// LMFE
module LMFE ( clk, reset, Din, in_en, busy, out_valid, Dout, mem_cen, mem_wen, mem_addr, mem_d, mem_q);
input   clk;
input   reset;
input   in_en;
output  busy;
output  out_valid;
input   [7:0]  Din;
output  [7:0]  Dout;
output  mem_cen;
output  mem_wen;
output  [9:0]  mem_addr;
output  [7:0]  mem_d;
input   [7:0]  mem_q;
wire [7:0] med_d_w;
wire med_en_w;
wire med_del_w;
wire newline_w;
control MainCT( .clk(clk), .rst(reset), .data_in(Din), .in_en(in_en), .busy(busy), .med_data(med_d_w), .med_en(med_en_w), .med_del(med_del_w), .cen(mem_cen), .wen(mem_wen), .addr(mem_addr), .memd(mem_d), .memq(mem_q), .out_valid(out_valid), .newline(newline_w));
insert_sort med(.clk(clk), .rst(reset) , .data_valid(med_en_w) , .data_in(med_d_w), .data_out(Dout), .del_valid(med_del_w), .newline(newline_w)); 
endmodule
For scale: roughly 480 flip-flops, roughly 38,000 um2 of cells after synthesis.
Settings: LEC_CHECK=0, CAP_MARGIN=15, CELL_PAD_IN_SITES_GLOBAL_PLACEMENT=1, CORE_ASPECT_RATIO=0.83, CORE_MARGIN=10, CORE_UTILIZATION=26, CTS_CLUSTER_SIZE=36, GPL_ROUTABILITY_DRIVEN=1, HOLD_SLACK_MARGIN=0.19, MAX_ROUTING_LAYER=met4, PLACE_DENSITY_LB_ADDON=0.16, SETUP_SLACK_MARGIN=0.61, SLEW_MARGIN=20, TNS_END_PERCENT=60; clock period 6.0 ns.
run.sh (not shown) runs the stock make flow with config.mk's settings and CLKGATE_MAP_FILE=.
Edit:
CAP_MARGIN = 20   (was 15)
CORE_ASPECT_RATIO = default   (was 0.83)
CORE_UTILIZATION = 40   (was 26)
CTS_CLUSTER_SIZE = 51   (was 36)
GPL_ROUTABILITY_DRIVEN = 0   (was 1)
HOLD_SLACK_MARGIN = -0.06   (was 0.19)
PLACE_DENSITY_LB_ADDON = default   (was 0.16)
SETUP_SLACK_MARGIN = default   (was 0.61)
Effect: The new run completed with no timing, DRC or antenna violations; global-route usage goes up by 6.2 points; worst setup slack loses 0.056 ns; fmax goes down by 1.4%; cell count goes down by about 11%; sequential cell count does not change; routed wire length goes down by about 8%; via count hardly moves; utilization goes up by 15 points.
Edit:
CELL_PAD_IN_SITES_GLOBAL_PLACEMENT = default   (was 1)
CORE_MARGIN = 2   (was 10)
CORE_UTILIZATION = 65   (was 40)
CTS_CLUSTER_SIZE = default   (was 51)
GPL_ROUTABILITY_DRIVEN = default   (was 0)
HOLD_SLACK_MARGIN = default   (was -0.06)
MAX_ROUTING_LAYER = default   (was met4)
TNS_END_PERCENT = default   (was 60)
clock period = 3.25 ns   (was 6.0 ns; I/O delays follow)
Result: The changed run went through all stages and came out clean. Wire length shrinks by 9.3%. Worst hold slack got worse by 0.034 ns. Design area grows by 1.7%. Synthesized cell count does not change. Setup slack got worse by 1.8 ns. Via count grows by 5.5%.
Edit:
ABC_AREA = 1   (was default)
CORE_UTILIZATION = 70   (was 65)
CTS_CLUSTER_DIAMETER = 371   (was default)
clock period = 2.82 ns   (was 3.25 ns; I/O delays follow)
The changed run reached the layout checks and failed them: setup timing.
Synthesized area shrinks by 0.94%.
First-iteration DRC count rises by 74%.
Routed wire length increases by 16%.
Cell count increases by 16%.
Via count went up by 18%.
Count of clock-buffer cells in the layout climbs by 2.
Critical path depth is higher by 13.
Die area is lower by 7.9%.
Non-clock buffer count is higher by 114.

---

main:
LMFE again, from the RTL that the note above started with.
clock: 2.82 ns
lec_check: 0
abc_area: 1
cap_margin: 20
core_margin: 2
core_utilization: 70
cts_cluster_diameter: 371
cts_cluster_size: 53
place_density_lb_addon: 0.01
setup_slack_margin: 0.75
slew_margin: 20
Flow for main halted at global routing, error code GRT-0232.
For the feature branch, these inputs were changed with respect to main:
Settings: CTS_CLUSTER_SIZE: 53 -> unset; CORE_UTILIZATION: 70 -> 68; SETUP_SLACK_MARGIN: 0.75 -> unset; PLACE_DENSITY_LB_ADDON: 0.01 -> unset; ABC_AREA: 1 -> unset; the clock period (ns, I/O delays scaled along): 2.82 -> 3.5.
Findings:
- Both conditions hold for the feature branch: the flow ran to the end and the final layout passed the timing, DRC and antenna checks.
- Taking the feature branch as 1.0, main lands at 1.18 on cell count after synthesis.
- The feature branch ends up with a share of synthesized area occupied by flip-flops and latches that is 0.31 points lower than in main.
- Compared with main, in the feature branch number of buffers inserted during clock tree synthesis now larger, synthesized cell area grew by 0.95%.

---

Starting RTL as in the previous note.
==> flow/config.mk <==
export PLATFORM = sky130hd
export DESIGN_NAME = LMFE
export DESIGN_NICKNAME = LMFE
export VERILOG_FILES = /design/flow/design.v
export SDC_FILE = /design/flow/constraint.sdc
export NUM_CORES = 4
export LEC_CHECK = 0
export ABC_AREA = 1
export CAP_MARGIN = 20
export CORE_ASPECT_RATIO = 0.92
export CORE_MARGIN = 2
export CORE_UTILIZATION = 72
export SETUP_SLACK_MARGIN = 1.59
export SLEW_MARGIN = 20
export TNS_END_PERCENT = 10
==> flow/constraint.sdc <==
create_clock -name core_clock -period 5.38 [get_ports {clk}]
set_input_delay 1.0760 -clock core_clock [delete_from_list [all_inputs] [get_ports {clk}]]
set_output_delay 1.0760 -clock core_clock [all_outputs]
set_load 0.01 [all_outputs]
Edit:
- ABC_AREA: 1 -> default
- CORE_ASPECT_RATIO: 0.92 -> default
- CORE_UTILIZATION: 72 -> 40
- SETUP_SLACK_MARGIN: 1.59 -> default
- TNS_END_PERCENT: 10 -> default
- clock period: 5.38 -> 6.0 ns (I/O delays scaled with it)
Critical path depth went down by 2.
Setup slack improves by 0.26 ns.
Edit:
- CORE_UTILIZATION: 40 -> 16
- clock period: 6.0 -> 4.21 ns (I/O delays scaled with it)
Outcome: Wire length is higher by 5.0%; global-route usage drops by 13 points; synthesized cell count does not change; first-iteration DRC count went up by 20%; clock-buffer cell count is lower by 11.
Edit:
- CORE_UTILIZATION: 16 -> 70
- clock period: 4.21 -> 3.5 ns (I/O delays scaled with it)
Outcome: Setup slack is worse by 0.15 ns. Synthesized cell count does not change. Routed wire length went down by 7.2%. Die size went down by 77%.
Edit:
- CORE_UTILIZATION: 70 -> 36
- clock period: 3.5 -> 8.77 ns (I/O delays scaled with it)
After rerunning:
- The changed run completed with no timing, DRC or antenna violations
- synthesized cell count does not change
- wire length increases by 1.1%
- global-route usage shrinks by 18 points

---

LMFE again, from the RTL that the note above started with.
## LMFE
module LMFE ( clk, reset, Din, in_en, busy, out_valid, Dout, mem_cen, mem_wen, mem_addr, mem_d, mem_q);
make LEC_CHECK=0 ABC_AREA=1 CAP_MARGIN=25 CELL_PAD_IN_SITES_DETAIL_PLACEMENT=1 CELL_PAD_IN_SITES_GLOBAL_PLACEMENT=0 CORE_ASPECT_RATIO=1.28 CORE_MARGIN=9 CORE_UTILIZATION=42 CTS_CLUSTER_SIZE=54 GPL_ROUTABILITY_DRIVEN=0 HOLD_SLACK_MARGIN=0.23 MAX_ROUTING_LAYER=met4 MIN_ROUTING_LAYER=met1 PLACE_DENSITY_LB_ADDON=0.18 SETUP_SLACK_MARGIN=0.63 SLEW_MARGIN=10 finish   # period 2.64 ns
The baseline stopped in global routing.
Change:
- CAP_MARGIN: 25 -> 20
- CELL_PAD_IN_SITES_DETAIL_PLACEMENT: 1 -> 2
- CORE_ASPECT_RATIO: 1.28 -> unset
- CORE_UTILIZATION: 42 -> 40
- CTS_CLUSTER_SIZE: 54 -> unset
- PLACE_DENSITY_LB_ADDON: 0.18 -> 0.12
- SLEW_MARGIN: 10 -> 20
What happened: The new run ended with an error in clock tree synthesis on DPL-0033; synthesized cell count does not change; synthesized area stays the same; die size climbs by 4.6%.
Change:
- ABC_AREA: 1 -> unset
- CELL_PAD_IN_SITES_DETAIL_PLACEMENT: 2 -> unset
- CELL_PAD_IN_SITES_GLOBAL_PLACEMENT: 0 -> 3
- CORE_MARGIN: 9 -> 2
- MIN_ROUTING_LAYER: met1 -> met2
- PLACE_DENSITY_LB_ADDON: 0.12 -> 0.15
- SETUP_SLACK_MARGIN: 0.63 -> unset
- clock period: 2.64 -> 6.0 ns (I/O delays scaled with it)
Outcome: Now the flow ran to the end with no violations. Die area is lower by a little under a tenth. Synthesized cell count is lower by about a fifth. Area after synthesis is higher slightly.

---

Starting RTL as in the previous note.
## LMFE
module LMFE ( clk, reset, Din, in_en, busy, out_valid, Dout, mem_cen, mem_wen, mem_addr, mem_d, mem_q);
input   clk;
input   reset;
input   in_en;
output  busy;
output  out_valid;
input   [7:0]  Din;
output  [7:0]  Dout;
output  mem_cen;
output  mem_wen;
output  [9:0]  mem_addr;
output  [7:0]  mem_d;
input   [7:0]  mem_q;
wire [7:0] med_d_w;
wire med_en_w;
wire med_del_w;
wire newline_w;
control MainCT( .clk(clk), .rst(reset), .data_in(Din), .in_en(in_en), .busy(busy), .med_data(med_d_w), .med_en(med_en_w), .med_del(med_del_w), .cen(mem_cen), .wen(mem_wen), .addr(mem_addr), .memd(mem_d), .memq(mem_q), .out_valid(out_valid), .newline(newline_w));
insert_sort med(.clk(clk), .rst(reset) , .data_valid(med_en_w) , .data_in(med_d_w), .data_out(Dout), .del_valid(med_del_w), .newline(newline_w)); 
endmodule
==> flow/config.mk <==
export PLATFORM = sky130hd
export DESIGN_NAME = LMFE
export DESIGN_NICKNAME = LMFE
export VERILOG_FILES = /design/flow/design.v
export SDC_FILE = /design/flow/constraint.sdc
export NUM_CORES = 4
export LEC_CHECK = 0
export ABC_AREA = 1
export CAP_MARGIN = 25
export CELL_PAD_IN_SITES_DETAIL_PLACEMENT = 2
export CELL_PAD_IN_SITES_GLOBAL_PLACEMENT = 0
export CORE_ASPECT_RATIO = 1.28
export CORE_MARGIN = 9
export CORE_UTILIZATION = 42
export CTS_CLUSTER_SIZE = 54
export GPL_ROUTABILITY_DRIVEN = 0
export HOLD_SLACK_MARGIN = 0.23
export MAX_ROUTING_LAYER = met4
export MIN_ROUTING_LAYER = met1
export PLACE_DENSITY_LB_ADDON = 0.12
export SETUP_SLACK_MARGIN = 0.63
export SLEW_MARGIN = 20
==> flow/constraint.sdc <==
create_clock -name core_clock -period 2.64 [get_ports {clk}]
set_input_delay 0.5280 -clock core_clock [delete_from_list [all_inputs] [get_ports {clk}]]
set_output_delay 0.5280 -clock core_clock [all_outputs]
set_load 0.01 [all_outputs]
The first run never finished: it broke off in clock tree synthesis (4_1_cts), error DPL-0033.
Rerun with:
==> flow/config.mk (replaced) <==
export PLATFORM = sky130hd
export DESIGN_NAME = LMFE
export DESIGN_NICKNAME = LMFE
export VERILOG_FILES = /design/flow/design.v
export SDC_FILE = /design/flow/constraint.sdc
export NUM_CORES = 4
export LEC_CHECK = 0
export ABC_AREA = 1
export CAP_MARGIN = 20
export CORE_MARGIN = 2
export CORE_UTILIZATION = 66
export CTS_CLUSTER_SIZE = 98
export SLEW_MARGIN = 20
==> flow/constraint.sdc (replaced) <==
create_clock -name core_clock -period 3.39 [get_ports {clk}]
set_input_delay 0.6780 -clock core_clock [delete_from_list [all_inputs] [get_ports {clk}]]
set_output_delay 0.6780 -clock core_clock [all_outputs]
set_load 0.01 [all_outputs]
This time the run produced a clean layout.
Synthesized cell count stays the same.
Area after synthesis does not change.
Die area shrinks by 42%.
Rerun with:
--- a/flow/config.mk
+++ b/flow/config.mk
@@ -8,6 +8,6 @@
 export ABC_AREA = 1
-export CAP_MARGIN = 20
+export CAP_MARGIN = 15
 export CORE_MARGIN = 2
-export CORE_UTILIZATION = 66
-export CTS_CLUSTER_SIZE = 98
+export CORE_UTILIZATION = 70
+export CTS_CLUSTER_DIAMETER = 363
 export SLEW_MARGIN = 20
==> flow/constraint.sdc (replaced) <==
create_clock -name core_clock -period 2.7 [get_ports {clk}]
set_input_delay 0.5400 -clock core_clock [delete_from_list [all_inputs] [get_ports {clk}]]
set_output_delay 0.5400 -clock core_clock [all_outputs]
set_load 0.01 [all_outputs]
Result:
- With this change the flow stopped in global routing (5_1_grt) (GRT-0232)
- synthesized area does not change
- die size decreases by 5.6%
- synthesized cell count stays the same
Rerun with:
--- a/flow/config.mk
+++ b/flow/config.mk
@@ -7,7 +7,6 @@
 export LEC_CHECK = 0
-export ABC_AREA = 1
-export CAP_MARGIN = 15
+export CAP_MARGIN = 20
 export CORE_MARGIN = 2
-export CORE_UTILIZATION = 70
-export CTS_CLUSTER_DIAMETER = 363
+export CORE_UTILIZATION = 68
+export CTS_CLUSTER_SIZE = 45
 export SLEW_MARGIN = 20
==> flow/constraint.sdc (replaced) <==
create_clock -name core_clock -period 4.88 [get_ports {clk}]
set_input_delay 0.9760 -clock core_clock [delete_from_list [all_inputs] [get_ports {clk}]]
set_output_delay 0.9760 -clock core_clock [all_outputs]
set_load 0.01 [all_outputs]
=> The new run went through all stages and came out clean; synthesized cell count fell by about 15%; die size rose by about 4%; synthesized area rose by 0.95%.
